==> wip/ember <==
==> flow/design.v <==
`timescale 1ns / 1ps
module CompareAndShift32Bit (
    input [7:0] exp_a,
    input [7:0] exp_b,
    input [23:0] man_a,
    input [23:0] man_b,
    output reg [23:0] al_man_a,
    output reg [23:0] al_man_b,
    output reg [7:0] shift
);
    always @(*) begin
        if (exp_a > exp_b) begin
            shift = exp_a - exp_b;
            al_man_a = man_a;
            al_man_b = man_b >> shift;
        end else begin
            shift = exp_b - exp_a;
            al_man_a = man_a >> shift;
            al_man_b = man_b;
        end
    end
endmodule
`timescale 1ns / 1ps
module Addition32Bit (
    input sign_a,
    input sign_b,
    input [23:0] a,b,
    output reg [24:0] res,
    output reg sign_res
    );
    always @(*) begin
        if (sign_a == sign_b) begin
            sign_res = sign_a;   
            res = a+b;
        end
        else if (a >= b) begin
            res = a - b;
            sign_res = sign_a;
        end
        else begin
            res = b - a;
            sign_res = sign_b;
        end
    end
endmodule	
`timescale 1ns / 1ps
module Normalization32Bit (
    input [24:0] res,
    input [7:0] exp_base,
    output reg [23:0] man_res,
    output reg [7:0] exp_res,
    output reg overflow
);
    reg [24:0] normalized_result;
    integer i;
    always @(*) begin
        normalized_result = res;
        exp_res = exp_base;
        if (normalized_result[24]) begin
            normalized_result = normalized_result >> 1;
            exp_res = exp_base + 1;
        end else begin
            for (i = 0; i < 24; i = i + 1) begin
                if (normalized_result[23] == 0 && exp_res > 0) begin
                    normalized_result = normalized_result << 1;
                    exp_res = exp_res - 1;
                end
            end
            if (normalized_result == 25'b0)
                exp_res = 8'b0;
        end
        man_res = normalized_result[23:0];
        overflow = (exp_res >= 8'b11111111);
    end
endmodule
`timescale 1ns / 1ps
module adder_32bit(
    input clk,
    input rst,
    input [31:0] i_a,
    input [31:0] i_b,
    input i_vld,
    output reg [31:0] o_res,
    output reg o_res_vld,
    output reg overflow
);
wire [7:0] shift;
wire [23:0] al_man_a, al_man_b;
wire sign_a, sign_b, sign_res;
wire [7:0] exp_a, exp_b, exp_res;
wire [23:0] man_a, man_b, man_res;
wire [24:0] res;
wire operation_overflow;
assign sign_a = i_a[31];
assign sign_b = i_b[31];
assign exp_a = i_a[30:23];
assign exp_b = i_b[30:23];
assign man_a = (exp_a == 8'b0) ? {1'b0, i_a[22:0]} : {1'b1, i_a[22:0]};  
assign man_b = (exp_b == 8'b0) ? {1'b0, i_b[22:0]} : {1'b1, i_b[22:0]};
wire is_nan_a = ((exp_a == 8'b11111111) && (man_a[22:0] != 0));  
wire is_nan_b = ((exp_b == 8'b11111111) && (man_b[22:0] != 0));
wire is_inf_a = ((exp_a == 8'b11111111) && (man_a[22:0] == 0));
wire is_inf_b = ((exp_b == 8'b11111111) && (man_b[22:0] == 0));
wire is_zero_a = ((i_a[30:0] == 0));  
wire is_zero_b = ((i_b[30:0] == 0));
CompareAndShift32Bit u_CompareAndShift32Bit (
    .exp_a(exp_a),           
    .exp_b(exp_b),           
    .man_a(man_a),           
    .man_b(man_b),           
    .al_man_a(al_man_a),     
    .al_man_b(al_man_b),     
    .shift(shift)            
);
Addition32Bit u_Addition32Bit (
    .sign_a(sign_a),         
    .sign_b(sign_b),         
    .a(al_man_a),            
    .b(al_man_b),            
    .res(res),               
    .sign_res(sign_res)      
);
Normalization32Bit u_Normalization32Bit (
    .res(res),                                   
    .exp_base((exp_a > exp_b) ? exp_a : exp_b),  
    .man_res(man_res),                           
    .exp_res(exp_res),                           
    .overflow(operation_overflow)                
);
always @(posedge clk or posedge rst) begin
    if (rst) begin
        o_res <= 32'b0;
        o_res_vld <= 1'b0;
        overflow <= 1'b0;
    end else if (i_vld) begin
        if (is_nan_a || is_nan_b || (is_inf_a && is_inf_b && (sign_a != sign_b))) begin
            o_res <= 32'h7FC00000;  
            overflow <= 1'b1;
        end 
        else if (is_inf_a || is_inf_b) begin
            o_res <= is_inf_a ? i_a : i_b;  
            overflow <= 1'b1;
        end 
        else if (is_zero_a && is_zero_b) begin
            o_res <= 32'b0;  
            overflow <= 1'b0;
        end 
        else begin
        o_res <= {sign_res, exp_res, man_res[22:0]};
        o_res_vld <= 1'b1;
        overflow <= operation_overflow;
        end
        o_res_vld <= 1'b1;
    end else begin
        o_res_vld <= 1'b0;
    end
end
endmodule
==> flow/run.sh <==
#!/bin/bash
# the make line also repeats each setting of config.mk as NAME=value (left out here)
make -C /OpenROAD-flow-scripts/flow DESIGN_CONFIG=/design/flow/config.mk WORK_HOME=/design/flow/orfs CLKGATE_MAP_FILE= finish
==> flow/config.mk <==
export PLATFORM = sky130hd
export DESIGN_NAME = adder_32bit
export DESIGN_NICKNAME = adder_32bit
export VERILOG_FILES = /design/flow/design.v
export SDC_FILE = /design/flow/constraint.sdc
export NUM_CORES = 4
export LEC_CHECK = 0
export ABC_AREA = 0
export CAP_MARGIN = 25
export CELL_PAD_IN_SITES_GLOBAL_PLACEMENT = 3
export CORE_MARGIN = 2
export CORE_UTILIZATION = 40
export CTS_CLUSTER_DIAMETER = 116
export GPL_ROUTABILITY_DRIVEN = 0
export HOLD_SLACK_MARGIN = 0.3
export MAX_ROUTING_LAYER = met4
export PLACE_DENSITY_LB_ADDON = 0.15
export SETUP_SLACK_MARGIN = -2.0
export SLEW_MARGIN = 20
export TNS_END_PERCENT = 90
==> flow/constraint.sdc <==
create_clock -name core_clock -period 37.2 [get_ports {clk}]
set_input_delay 7.4400 -clock core_clock [delete_from_list [all_inputs] [get_ports {clk}]]
set_output_delay 7.4400 -clock core_clock [all_outputs]
set_load 0.01 [all_outputs]
==> wip/amber (differences from wip/ember) <==
==> flow/config.mk (replaced) <==
export PLATFORM = sky130hd
export DESIGN_NAME = adder_32bit
export DESIGN_NICKNAME = adder_32bit
export VERILOG_FILES = /design/flow/design.v
export SDC_FILE = /design/flow/constraint.sdc
export NUM_CORES = 4
export LEC_CHECK = 0
export CAP_MARGIN = 20
export CORE_MARGIN = 2
export CORE_UTILIZATION = 50
export CTS_CLUSTER_SIZE = 98
export SLEW_MARGIN = 20
==> flow/constraint.sdc (replaced) <==
create_clock -name core_clock -period 35.4 [get_ports {clk}]
set_input_delay 7.0800 -clock core_clock [delete_from_list [all_inputs] [get_ports {clk}]]
set_output_delay 7.0800 -clock core_clock [all_outputs]
set_load 0.01 [all_outputs]
==> wip/yarrow (differences from wip/ember) <==
==> flow/config.mk (replaced) <==
export PLATFORM = sky130hd
export DESIGN_NAME = adder_32bit
export DESIGN_NICKNAME = adder_32bit
export VERILOG_FILES = /design/flow/design.v
export SDC_FILE = /design/flow/constraint.sdc
export NUM_CORES = 4
export LEC_CHECK = 0
export CAP_MARGIN = 20
export CORE_MARGIN = 2
export CORE_UTILIZATION = 12
export SLEW_MARGIN = 20
==> flow/constraint.sdc (replaced) <==
create_clock -name core_clock -period 41.5 [get_ports {clk}]
set_input_delay 8.3000 -clock core_clock [delete_from_list [all_inputs] [get_ports {clk}]]
set_output_delay 8.3000 -clock core_clock [all_outputs]
set_load 0.01 [all_outputs]
==> comparison table <==
| item | wip/yarrow | wip/ember | wip/amber |
|---|---|---|---|
| Outcome | no timing/DRC/antenna violations | did not finish | finished with violations |
| Failing step | - | global placement without I/O (3_1_place_gp_skip_io) | - |
| Reasons for failing layout checks | - | - | negative setup slack |
| Maximum number of pins on one net before global-route repair | 54 | - | 72 |
| Core footprint | 197000 um2 | 58900 um2 | 46800 um2 |
| Post-detailed-placement half-perimeter wirelength | 78800 um | - | 81600 um |
| Max_slew headroom | 25.5% | - | 26.1% |
| Sum of routed wire segments on met1 | 40600 um | - | 43200 um |
| Cell repeated most along the worst path | sky130_fd_sc_hd__ha_2 | - | sky130_fd_sc_hd__ha_4 |
| Cell depth of the worst setup path | 176 | - | 170 |
| Master cell of the clock root buffer | sky130_fd_sc_hd__clkbuf_16 | - | sky130_fd_sc_hd__clkbuf_16 |
| Wire length on met2 | 48200 um | - | 48900 um |
| Non-clock buffers, area share | 8.23% | - | 27.4% |
| Final TNS setup | 0 ps | - | -20890 ps |
| Critical Path Sink | o_res[20]$_DFFE_PP0P_ | - | o_res[2]$_DFFE_PP0P_ |

========
==> try-quartz <==
RTL: the design.v shown in full above, as it stands there.
==> flow/config.mk <==
export PLATFORM = sky130hd
export DESIGN_NAME = adder_32bit
export DESIGN_NICKNAME = adder_32bit
export VERILOG_FILES = /design/flow/design.v
export SDC_FILE = /design/flow/constraint.sdc
export NUM_CORES = 4
export LEC_CHECK = 0
export CAP_MARGIN = 20
export CORE_MARGIN = 2
export CORE_UTILIZATION = 22
export SLEW_MARGIN = 20
==> flow/constraint.sdc <==
create_clock -name core_clock -period 39.1 [get_ports {clk}]
set_input_delay 7.8200 -clock core_clock [delete_from_list [all_inputs] [get_ports {clk}]]
set_output_delay 7.8200 -clock core_clock [all_outputs]
set_load 0.01 [all_outputs]
run.sh (not shown) runs the stock make flow with config.mk's settings and CLKGATE_MAP_FILE=.
==> inputs of try-indigo, as changes to try-quartz <==
- CORE_UTILIZATION: 22 -> 40
==> qor summary <==
| quantity | try-indigo | try-quartz |
|---|---|---|
| Detailed placement HPWL | 69.6 mm | 75.1 mm |
| Buffer-and-inverter tally for the worst setup path | 22 | 23 |
| Length of routed wiring on met1 | 41.2 mm | 43.4 mm |
| Timing startpoint of the critical path | i_a[28] | i_a[24] |
| Post-CTS Setup Inserts | 5 | 4 |
| Maximum number of pins on one net before global-route repair | 84 | 54 |
| Critical Path AT | 37.86 ns | 38.10 ns |
| Footprint of the multi-input gates | 23000 um^2 | 23200 um^2 |
| Slew at the pin closest to its max-slew limit | 0.888 ns | 1.01 ns |
| Avg WL per Cell | 18.4 um | 17.3 um |
| Status | complete, no violations | complete, no violations |
| Top Layer Used | met5 | met4 |
| Number of optimization iterations in the first detailed-route pass | 6 | 5 |
| Die H | 248 um | 333 um |

========
==> inputs of fjord <==
Starts from the design.v that is shown in full above.
clock: 40.0 ns
lec_check: 0
cap_margin: 20
cell_pad_in_sites_global_placement: 3
core_margin: 2
core_utilization: 40
cts_cluster_diameter: 116
gpl_routability_driven: 0
hold_slack_margin: 0.3
max_routing_layer: met4
place_density_lb_addon: 0.15
slew_margin: 20
tns_end_percent: 95
==> inputs of raven, as changes to fjord <==
Settings changed: CELL_PAD_IN_SITES_GLOBAL_PLACEMENT 3 to unset, CORE_UTILIZATION 40 to 72, CTS_CLUSTER_DIAMETER 116 to unset, GPL_ROUTABILITY_DRIVEN 0 to unset, HOLD_SLACK_MARGIN 0.3 to 0.29, MAX_ROUTING_LAYER met4 to unset, PLACE_DENSITY_LB_ADDON 0.15 to unset, TNS_END_PERCENT 95 to unset.
==> flow/constraint.sdc (replaced) <==
create_clock -name core_clock -period 25.6 [get_ports {clk}]
set_input_delay 5.1200 -clock core_clock [delete_from_list [all_inputs] [get_ports {clk}]]
set_output_delay 5.1200 -clock core_clock [all_outputs]
set_load 0.01 [all_outputs]
==> inputs of willow, as changes to fjord <==
Settings changed: ABC_AREA set to 1, CELL_PAD_IN_SITES_GLOBAL_PLACEMENT 3 to unset, CORE_UTILIZATION 40 to 70, CTS_CLUSTER_DIAMETER 116 to unset, CTS_CLUSTER_SIZE set to 87, GPL_ROUTABILITY_DRIVEN 0 to unset, HOLD_SLACK_MARGIN 0.3 to -0.1, PLACE_DENSITY_LB_ADDON 0.15 to unset, TNS_END_PERCENT 95 to unset.
==> flow/constraint.sdc (replaced) <==
create_clock -name core_clock -period 36.2 [get_ports {clk}]
set_input_delay 7.2400 -clock core_clock [delete_from_list [all_inputs] [get_ports {clk}]]
set_output_delay 7.2400 -clock core_clock [all_outputs]
set_load 0.01 [all_outputs]
==> notes <==
raven never finished: it broke off in detailed placement (3_5_place_dp), error DPL-0038. fjord did not get past global placement without I/O (3_1_place_gp_skip_io) with FLW-0024. willow finished clean.
In willow the synthesized cell count is higher than in fjord, by about 34%.
Synthesized area: willow is larger than fjord (about 17%).
The lowest die size belongs to raven, the highest to fjord.
==> figures <==
metric	willow	raven	fjord
Total die size	0.0414 sq mm	0.0345 sq mm	0.0614 sq mm
Fraction of the mapped netlist area in compound gates	0.181	0.331	0.331
Number of different library cells in the post-synthesis netlist	85	121	121
Post-synthesis chip area from yosys	0.0279 sq mm	0.0238 sq mm	0.0238 sq mm
Yosys cell count	4974	3712	3712
Width of the die	204 um	186 um	248 um
Post-Synth XOR/XNOR Area	0.0170	0.0378	0.0378
Synth area leader	sky130_fd_sc_hd__nand2_1	sky130_fd_sc_hd__mux2i_1	sky130_fd_sc_hd__mux2i_1
Mean post-synth cell area	5.60 sq um	6.40 sq um	6.40 sq um
Post-Synthesis Cells	4974	3712	3712
Mapped Area	0.0279 sq mm	0.0238 sq mm	0.0238 sq mm
Run status	finished clean	aborted with a tool error	aborted with a tool error
Failing step	-	detailed placement (3_5_place_dp)	global placement without I/O (3_1_place_gp_skip_io)
Number of top-level design ports	101	101	-
Initial cell density of the core	0.705	0.730	0.403
Adder Share, Synth	0.0548	0.0647	0.0647
Synth Area in Simple Gates	0.558	0.291	0.291
Die outline height	204 um	186 um	248 um
